== alpha ==
==> flow/design.v <==
module PPU (
    input clk,
    input rst,
    input i_en,
    input [32-1:0] data_in,
    input [11:0] scaling_factor,
    output logic[6:0] data_out,
    output logic valid,
    output logic [31:0] data_in_out
);
logic [32 - 1:0] relu_out;
logic [32:0] data_shift;
logic [7:0] data_quant;
logic [8:0] data_temp;
always @(*) begin
    relu_out = (data_in[32 - 1])? 32'd0 : data_in;
    /*verilator lint_off WIDTHEXPAND*/
    /*verilator lint_off WIDTHTRUNC*/
    data_shift = ({relu_out, 1'b0} / scaling_factor);
    /*verilator lint_on WIDTHTRUNC*/
    /*verilator lint_on WIDTHEXPAND*/
    data_temp = (data_shift > 127)? 254 : data_shift[8:0] + {8'b0, data_shift[0]};
end
always @(posedge clk) begin
    if(rst) begin
        valid <= 1'd0;
        data_out <= 7'd0;
        data_in_out <= 32'd0;
    end
    else begin
        valid <= i_en;
        data_out <= (i_en)? data_temp[7:1] : 7'd0;
        data_in_out <= data_in;
    end
end
endmodule
==> flow/config.mk <==
export PLATFORM = sky130hd
export DESIGN_NAME = PPU
export DESIGN_NICKNAME = PPU
export VERILOG_FILES = /design/flow/design.v
export SDC_FILE = /design/flow/constraint.sdc
export NUM_CORES = 4
export LEC_CHECK = 0
export CAP_MARGIN = 20
export CORE_MARGIN = 2
export CORE_UTILIZATION = 65
export CTS_CLUSTER_DIAMETER = 30
export MAX_ROUTING_LAYER = met4
export SLEW_MARGIN = 20
export TNS_END_PERCENT = 5
==> flow/constraint.sdc <==
create_clock -name core_clock -period 98.5 [get_ports {clk}]
set_input_delay 19.7000 -clock core_clock [delete_from_list [all_inputs] [get_ports {clk}]]
set_output_delay 19.7000 -clock core_clock [all_outputs]
set_load 0.01 [all_outputs]
run.sh (not shown) runs the stock make flow with config.mk's settings and CLKGATE_MAP_FILE=.
No final results exist for alpha, since it was stopped by error GRT-0232 during global routing.
Edits applied to the flow inputs when going from alpha to beta:
-- flow/config.mk --
<<< alpha, line 8
export CAP_MARGIN = 20
export CORE_MARGIN = 2
export CORE_UTILIZATION = 65
export CTS_CLUSTER_DIAMETER = 30
export MAX_ROUTING_LAYER = met4
export SLEW_MARGIN = 20
export TNS_END_PERCENT = 5
>>> beta, line 8
export CAP_MARGIN = 20
export CORE_MARGIN = 2
export CORE_UTILIZATION = 57
export SLEW_MARGIN = 20
export TNS_END_PERCENT = 5
## What came out
Although it ran to completion, beta produced a layout that fails the final checks because of negative setup slack. In the reports for beta and alpha, the larger area of the core belongs to beta. The run showing the smaller effective utilization at floorplan is beta. For placer's final routability congestion estimate, dividing the value from alpha by the value from beta gives 1.06.


Starts from the design.v that is shown in full above.
Settings: LEC_CHECK=0, ABC_AREA=1, CAP_MARGIN=20, CORE_ASPECT_RATIO=0.5, CORE_MARGIN=2, CORE_UTILIZATION=62, CTS_CLUSTER_DIAMETER=309, CTS_CLUSTER_SIZE=99, PLACE_DENSITY=0.9, SLEW_MARGIN=20, TNS_END_PERCENT=10; clock period 59.1 ns.
The starting point did not get past 4_1_cts on DPL-0038.
Edit:
ABC_AREA = unset   (was 1)
CORE_ASPECT_RATIO = unset   (was 0.5)
CORE_UTILIZATION = 69   (was 62)
CTS_CLUSTER_DIAMETER = unset   (was 309)
CTS_CLUSTER_SIZE = unset   (was 99)
PLACE_DENSITY = unset   (was 0.9)
TNS_END_PERCENT = unset   (was 10)
clock period = 115.0 ns   (was 59.1 ns; I/O delays follow)
=>
- Now the flow finished clean
- synthesized cell count decreases by a quarter to a third
- die area decreases by a quarter to a third
- synthesized area decreases by about a fifth
Edit:
CORE_UTILIZATION = 58   (was 69)
clock period = 100.0 ns   (was 115.0 ns; I/O delays follow)
Outcome: This time the run finished with negative setup slack left; critical path depth drops by 3; cell area climbs by 22%; area after synthesis stays the same; count of clock-buffer cells in the layout does not change; global-route usage drops by 1.3 points; die area climbs by 19%; first-iteration DRC count drops by 9.8%; wire length climbs by 21%; utilization climbs by 0.63 points.
Edit:
CORE_UTILIZATION = 40   (was 58)
clock period = 115.0 ns   (was 100.0 ns; I/O delays follow)
With this change the flow completed without violations.
Die area went up by 44%.
Critical path depth does not change.
Utilization went down by 35 points.
Non-clock buffer count went down by 409.
Routed wire length went down by about 20%.
Clock-buffer cell count does not change.
Area after synthesis does not change.
Design area went down by 16%.
Edit:
CTS_CLUSTER_DIAMETER = 279   (was unset)
CTS_CLUSTER_SIZE = 10   (was unset)
PLACE_DENSITY = 0.79   (was unset)
SLEW_MARGIN = 30   (was 20)
clock period = 205.0 ns   (was 115.0 ns; I/O delays follow)
Hold slack gets better by 18 ns; non-clock buffer count falls by 201.
Edit:
CORE_UTILIZATION = 8   (was 40)
CTS_CLUSTER_DIAMETER = unset   (was 279)
CTS_CLUSTER_SIZE = unset   (was 10)
PLACE_DENSITY = unset   (was 0.79)
SLEW_MARGIN = 20   (was 30)
clock period = 150.0 ns   (was 205.0 ns; I/O delays follow)
Effect: The changed run went through all stages and came out clean. Design area grows by 15%. Worst setup slack loses 45 ns. Final cell count grows by 76%.


try-nickel:
// PPU: RTL as listed in full above, without the edits since
Settings: LEC_CHECK=0, ABC_AREA=0, CAP_MARGIN=0, CORE_ASPECT_RATIO=0.5, CORE_MARGIN=2, CORE_UTILIZATION=72, CTS_CLUSTER_SIZE=35, GPL_ROUTABILITY_DRIVEN=1, HOLD_SLACK_MARGIN=-0.1, MIN_ROUTING_LAYER=met1, PLACE_DENSITY=0.64, SLEW_MARGIN=40; clock period 111.0 ns.
To summarise try-nickel: no stage aborted, but the layout did not pass its checks, failing on capacitance limit, slew limit, setup timing.
#### Input delta (try-tundra over try-nickel)
diff --git a/flow/config.mk b/flow/config.mk
--- a/flow/config.mk
+++ b/flow/config.mk
@@ -10,9 +10,8 @@
 export CORE_ASPECT_RATIO = 0.5
 export CORE_MARGIN = 2
-export CORE_UTILIZATION = 72
-export CTS_CLUSTER_SIZE = 35
-export GPL_ROUTABILITY_DRIVEN = 1
-export HOLD_SLACK_MARGIN = -0.1
+export CORE_UTILIZATION = 64
+export GPL_ROUTABILITY_DRIVEN = 0
 export MIN_ROUTING_LAYER = met1
-export PLACE_DENSITY = 0.64
+export PLACE_DENSITY = 0.67
 export SLEW_MARGIN = 40
+export TNS_END_PERCENT = 5
==> flow/constraint.sdc <==
create_clock -name core_clock -period 182.0 [get_ports {clk}]
set_input_delay 36.4000 -clock core_clock [delete_from_list [all_inputs] [get_ports {clk}]]
set_output_delay 36.4000 -clock core_clock [all_outputs]
set_load 0.01 [all_outputs]
### Flow results
Site row count (lower): try-nickel. Total routing usage reported by global routing in try-tundra vs try-nickel: down 7.9 points. try-tundra: no failed stages, no open violations at the end. In the reports for try-tundra and try-nickel, the smaller area of the placeable core belongs to try-nickel. try-tundra vs try-nickel, instance count: try-tundra lower. In try-tundra, the sequential share of layout area came out 0.38 points above the value in try-nickel. When try-tundra is measured against try-nickel, its worst setup margin turns out 46.59 ns higher.
The following lists how try-maple was set up differently from try-tundra:
==> flow/config.mk <==
export PLATFORM = sky130hd
export DESIGN_NAME = PPU
export DESIGN_NICKNAME = PPU
export VERILOG_FILES = /design/flow/design.v
export SDC_FILE = /design/flow/constraint.sdc
export NUM_CORES = 4
export LEC_CHECK = 0
export ABC_AREA = 0
export CAP_MARGIN = 0
export CORE_MARGIN = 2
export CORE_UTILIZATION = 58
export GPL_ROUTABILITY_DRIVEN = 1
export MIN_ROUTING_LAYER = met1
export SLEW_MARGIN = 40
==> flow/constraint.sdc <==
create_clock -name core_clock -period 147.0 [get_ports {clk}]
set_input_delay 29.4000 -clock core_clock [delete_from_list [all_inputs] [get_ports {clk}]]
set_output_delay 29.4000 -clock core_clock [all_outputs]
set_load 0.01 [all_outputs]
### Flow results
When try-maple is measured against try-tundra, its global-route usage turns out 0.67 points higher. Fraction of area in non-clock buffers delta (try-tundra -> try-maple): insignificant. Diff try-maple..try-tundra | count of clock-net buffers in the final layout | negligible. When the final numbers for try-tundra and try-maple were put side by side, the number of well taps turned out to be greater in try-maple. try-maple has completed all stages; timing, DRC and antenna checks passed. try-tundra and try-maple ended up with nearly the same area of all placed cells without fillers. Taking try-tundra as the reference, in try-maple total area of multi-input combinational cells held, routed metal-1 wirelength went up 2.0%. When try-maple is set beside try-tundra, its via count turns out to be 664 larger. Worst hold slack sits lower in try-maple than in try-tundra.
## Diff of input files: try-fjord against try-maple
diff --git a/flow/config.mk b/flow/config.mk
--- a/flow/config.mk
+++ b/flow/config.mk
@@ -7,8 +7,10 @@
 export LEC_CHECK = 0
 export ABC_AREA = 0
-export CAP_MARGIN = 0
+export CAP_MARGIN = 40
 export CORE_MARGIN = 2
-export CORE_UTILIZATION = 58
+export CORE_UTILIZATION = 72
 export GPL_ROUTABILITY_DRIVEN = 1
+export MAX_ROUTING_LAYER = met4
 export MIN_ROUTING_LAYER = met1
+export PLACE_DENSITY = 0.65
 export SLEW_MARGIN = 40
==> flow/constraint.sdc <==
create_clock -name core_clock -period 110.0 [get_ports {clk}]
set_input_delay 22.0000 -clock core_clock [delete_from_list [all_inputs] [get_ports {clk}]]
set_output_delay 22.0000 -clock core_clock [all_outputs]
set_load 0.01 [all_outputs]
Results
- try-fjord did not make it past global routing (5_1_grt), where a tool error ended it.
- try-maple: PASS, flow complete, no timing, DRC or antenna violations
- [compare] base=try-maple new=try-fjord: starting density of the core went up 15 points, setup slack after placement decreased 18.45 ns, die height now smaller, sequential element share of the synthesized area comparable.
- Diff try-maple -> try-fjord: area of the core lower; die area lower; last weighted congestion value of the routability-driven placer higher.


RTL: the design.v shown in full above, as it stands there.
Settings: LEC_CHECK=0, CAP_MARGIN=20, CELL_PAD_IN_SITES_GLOBAL_PLACEMENT=2, CORE_ASPECT_RATIO=0.5, CORE_MARGIN=2, CORE_UTILIZATION=40, CTS_CLUSTER_DIAMETER=377, CTS_CLUSTER_SIZE=21, GPL_TIMING_DRIVEN=0, SETUP_SLACK_MARGIN=-2.0, SLEW_MARGIN=20; clock period 120.0 ns.
The baseline went through all stages and came out clean.
==> next run, changes <==
- CORE_ASPECT_RATIO: 0.5 -> not set
- CTS_CLUSTER_DIAMETER: 377 -> 78
- PLACE_DENSITY: not set -> 0.95
- SETUP_SLACK_MARGIN: -2.0 -> 1.19
Die size hardly moves. Final area rises by a few percent. Non-clock buffer count increases by 44. First-iteration DRC count is higher by roughly a tenth. Global-route usage hardly moves. Worst setup slack is better by 2.3 ns. Fmax is higher by a few percent. Final cell count grows slightly. Core utilization rises by 1.6 points. Hold slack loses 0.015 ns.
==> next run, changes <==
- CAP_MARGIN: 20 -> 15
- CELL_PAD_IN_SITES_DETAIL_PLACEMENT: not set -> 2
- CELL_PAD_IN_SITES_GLOBAL_PLACEMENT: 2 -> not set
- CORE_UTILIZATION: 40 -> 68
- CTS_CLUSTER_DIAMETER: 78 -> not set
- CTS_CLUSTER_SIZE: 21 -> not set
- GPL_ROUTABILITY_DRIVEN: not set -> 0
- PLACE_DENSITY: 0.95 -> not set
- SETUP_SLACK_MARGIN: 1.19 -> not set
- SLEW_MARGIN: 20 -> 5
- TNS_END_PERCENT: not set -> 75
After rerunning: The changed run failed in detailed placement (3_5_place_dp); die area is lower by about 40%; area after synthesis stays the same; synthesized cell count does not change.
==> next run, changes <==
- CAP_MARGIN: 15 -> 20
- CELL_PAD_IN_SITES_DETAIL_PLACEMENT: 2 -> not set
- CELL_PAD_IN_SITES_GLOBAL_PLACEMENT: not set -> 2
- CORE_ASPECT_RATIO: not set -> 0.5
- CORE_UTILIZATION: 68 -> 40
- CTS_CLUSTER_DIAMETER: not set -> 377
- CTS_CLUSTER_SIZE: not set -> 100
- GPL_ROUTABILITY_DRIVEN: 0 -> not set
- SETUP_SLACK_MARGIN: not set -> 1.19
- SLEW_MARGIN: 5 -> 20
- TNS_END_PERCENT: 75 -> not set
Outcome: Now the flow ran to the end with no violations. Synthesized cell count stays the same. Die size rose by 69%. Synthesized area stays the same.
